==> inputs of run a <==
==> flow/design.v (excerpt) <==
module fpmultiplier (output logic [31:0] product, output logic ready,
		input logic [31:0] a, input logic clock, nreset);
enum {activation, start, loada, loadb, check, special, regularcalculation,carries, final_output}state;
logic [31:0] multi_a, multi_b;
logic [47:0] manti_48bit;
logic [22:0] manti_23bit; 
logic [9:0] expon; 
logic sign;
logic infinite_a,NaN_a,zero_a,infinite_b,NaN_b,zero_b; 
assign  infinite_a = (multi_a[30:23]==8'b11111111)&&(multi_a[22:0]==0);
assign  NaN_a = (multi_a[30:23]==8'b11111111)&&(multi_a[22:0]!=0);
assign  zero_a = (multi_a[30:23]==0);
assign  infinite_b = (multi_b[30:23]==8'b11111111)&&(multi_b[22:0]==0);
assign  NaN_b = (multi_b[30:23]==8'b11111111)&&(multi_b[22:0]!=0);
assign  zero_b = (multi_b[30:23]==0); 
always_ff @(posedge clock, negedge nreset)
if (~nreset)
  begin 
  product <=0;
  multi_a <= 0;
  multi_b <= 0;
  state <= start;
  ready <= 0;
  end
else
begin 
  case (state)
    activation:
           begin
           ready <=1;
           end
    start: 
           begin
           ready <= 0;
           state <= loada;
           end
    loada: 
           begin 
           multi_a <= a;
           state <= loadb;
           end
    loadb: 
           begin
           multi_b <= a;
           state <= check;        
  ...
Settings: LEC_CHECK=0, CAP_MARGIN=20, CORE_MARGIN=2, CORE_UTILIZATION=66, CTS_CLUSTER_DIAMETER=31, HOLD_SLACK_MARGIN=-0.09, PLACE_DENSITY=0.6, SETUP_SLACK_MARGIN=0.83, SLEW_MARGIN=20, TNS_END_PERCENT=5; clock period 6.26 ns.
run.sh (not shown) runs the stock make flow with config.mk's settings and CLKGATE_MAP_FILE=.
==> run b: changes against run a <==
==> flow/config.mk (replaced) <==
export PLATFORM = sky130hd
export DESIGN_NAME = fpmultiplier
export DESIGN_NICKNAME = fpmultiplier
export VERILOG_FILES = /design/flow/design.v
export SDC_FILE = /design/flow/constraint.sdc
export NUM_CORES = 4
export LEC_CHECK = 0
export ABC_AREA = 1
export CAP_MARGIN = 20
export CORE_MARGIN = 2
export CORE_UTILIZATION = 72
export PLACE_DENSITY = 0.6
export SETUP_SLACK_MARGIN = -0.2
export SLEW_MARGIN = 20
==> flow/constraint.sdc (replaced) <==
create_clock -name core_clock -period 7.06 [get_ports {clock}]
set_input_delay 1.4120 -clock core_clock [delete_from_list [all_inputs] [get_ports {clock}]]
set_output_delay 1.4120 -clock core_clock [all_outputs]
set_load 0.01 [all_outputs]
==> run c: changes against run a <==
==> flow/config.mk (replaced) <==
export PLATFORM = sky130hd
export DESIGN_NAME = fpmultiplier
export DESIGN_NICKNAME = fpmultiplier
export VERILOG_FILES = /design/flow/design.v
export SDC_FILE = /design/flow/constraint.sdc
export NUM_CORES = 4
export LEC_CHECK = 0
export ABC_AREA = 1
export CAP_MARGIN = 20
export CORE_MARGIN = 2
export CORE_UTILIZATION = 72
export PLACE_DENSITY_LB_ADDON = 0.18
export SLEW_MARGIN = 20
==> flow/constraint.sdc (replaced) <==
create_clock -name core_clock -period 5.96 [get_ports {clock}]
set_input_delay 1.1920 -clock core_clock [delete_from_list [all_inputs] [get_ports {clock}]]
set_output_delay 1.1920 -clock core_clock [all_outputs]
set_load 0.01 [all_outputs]
==> run d: changes against run a <==
--- a/flow/config.mk
+++ b/flow/config.mk
@@ -9,8 +9,4 @@
 export CORE_MARGIN = 2
-export CORE_UTILIZATION = 66
-export CTS_CLUSTER_DIAMETER = 31
-export HOLD_SLACK_MARGIN = -0.09
+export CORE_UTILIZATION = 36
 export PLACE_DENSITY = 0.6
-export SETUP_SLACK_MARGIN = 0.83
 export SLEW_MARGIN = 20
-export TNS_END_PERCENT = 5
==> flow/constraint.sdc (replaced) <==
create_clock -name core_clock -period 13.4 [get_ports {clock}]
set_input_delay 2.6800 -clock core_clock [delete_from_list [all_inputs] [get_ports {clock}]]
set_output_delay 2.6800 -clock core_clock [all_outputs]
set_load 0.01 [all_outputs]
==> deck_impl_summary.md <==
Flow Results at a Glance

Layout
  • Max-area cell class: combinational gates
  • Flop share of the area: 13.3%
  • Util after Layout: 79.5%
  • Final #Nets: 4068

Yosys
  • Synth Seq Share: 14.5%
  • Max-area cell share: 37.5%

Routing
  • Via/cell ratio: 5.65

Job
  • Max_cap viols: 0

Status
  • Status: finished clean

Power
  • Comb pwr: 41.7 uW
  • Clk network pwr share: 51.5%
the above is filed under run b

==> deck_impl_summary.md <==
Flow Results at a Glance

Status
  • Status: stopped before the end
  • Last stage: global routing
  • Stop Error: [ERROR GRT-0232] Routing congestion too high. Check the congestion heatmap in the GUI.

Die
  • Rows: 69

Clock network
  • Hold_buf cts: 0
  • CTS HTree Levels: 4
  • Clock buffer count from CTS: 17

Yosys
  • Max-area cell share: 37.5%
  • Synth top cell by count: inv_1
  • Ranking of synthesized cells by instance count: inv_1 (997), nand2_1 (811), fa_1 (482)
  • Flops after synth: 142
  • Synth Seq Share: 14.5%
  • Synthesized instance count: 3282
  • Yosys simple share: 16.3%

Global route
  • Met3 Usage GRT: 65.8%
  • Grt total ovfl: 4
  • GRT Total Usage: 75.6%

Place
  • Count of input and output buffers: 66
  • Pre-CTS setup slack: -0.605 ns
the above is filed under run c

==> deck_impl_summary.md <==
Flow Results at a Glance

Yosys
  • Synth Area per Inst: 9.47 um2
  • Synth Seq Share: 15.3%
  • Synth warn: 1
  • Max-area cell share: 39.4%

Die
  • Die area: 38700 um2

Worst setup path
  • R2R Path End: manti_48bit[45]
  • CP delay by family, top: adder cells

Clock network
  • Latency at later pin: 0.43 ns

Layout
  • Util after Layout: 78.7%
  • Final #Nets: 3533
  • Seq_cells: 142
  • Flop share of the area: 13.1%

Power
  • Clk network pwr share: 51.7%
  • PD cells: 71.2 nW/um2

Final timing
  • Final setup fails: 25
  • Final worst setup slack: -0.617 ns

Status
  • Status: failed layout checks
  • Blocking Checks: setup timing

Job
  • Max_cap viols: 0
  • Tool Warnings: 33
the above is filed under run a

==> deck_impl_summary.md <==
Flow Results at a Glance

Routing
  • Via/cell ratio: 5.15
  • Metal2 WL: 34400 um

Worst setup path
  • CP Depth: 23

Layout
  • Util after Layout: 39.7%
  • Final #Nets: 3293
  • Comb area share: 67.4%
  • Max-area cell class: combinational gates

Yosys
  • Main synth FF type: dfrtp_1
  • Max-area cell share: 39.4%

Job
  • Max_cap viols: 0

Status
  • Status: finished clean

Die
  • FP Util: 36.4%

Power
  • Comb pwr: 19.8 uW
the above is filed under run d

No activity file was given, so power comes from the tool's default toggle rates.
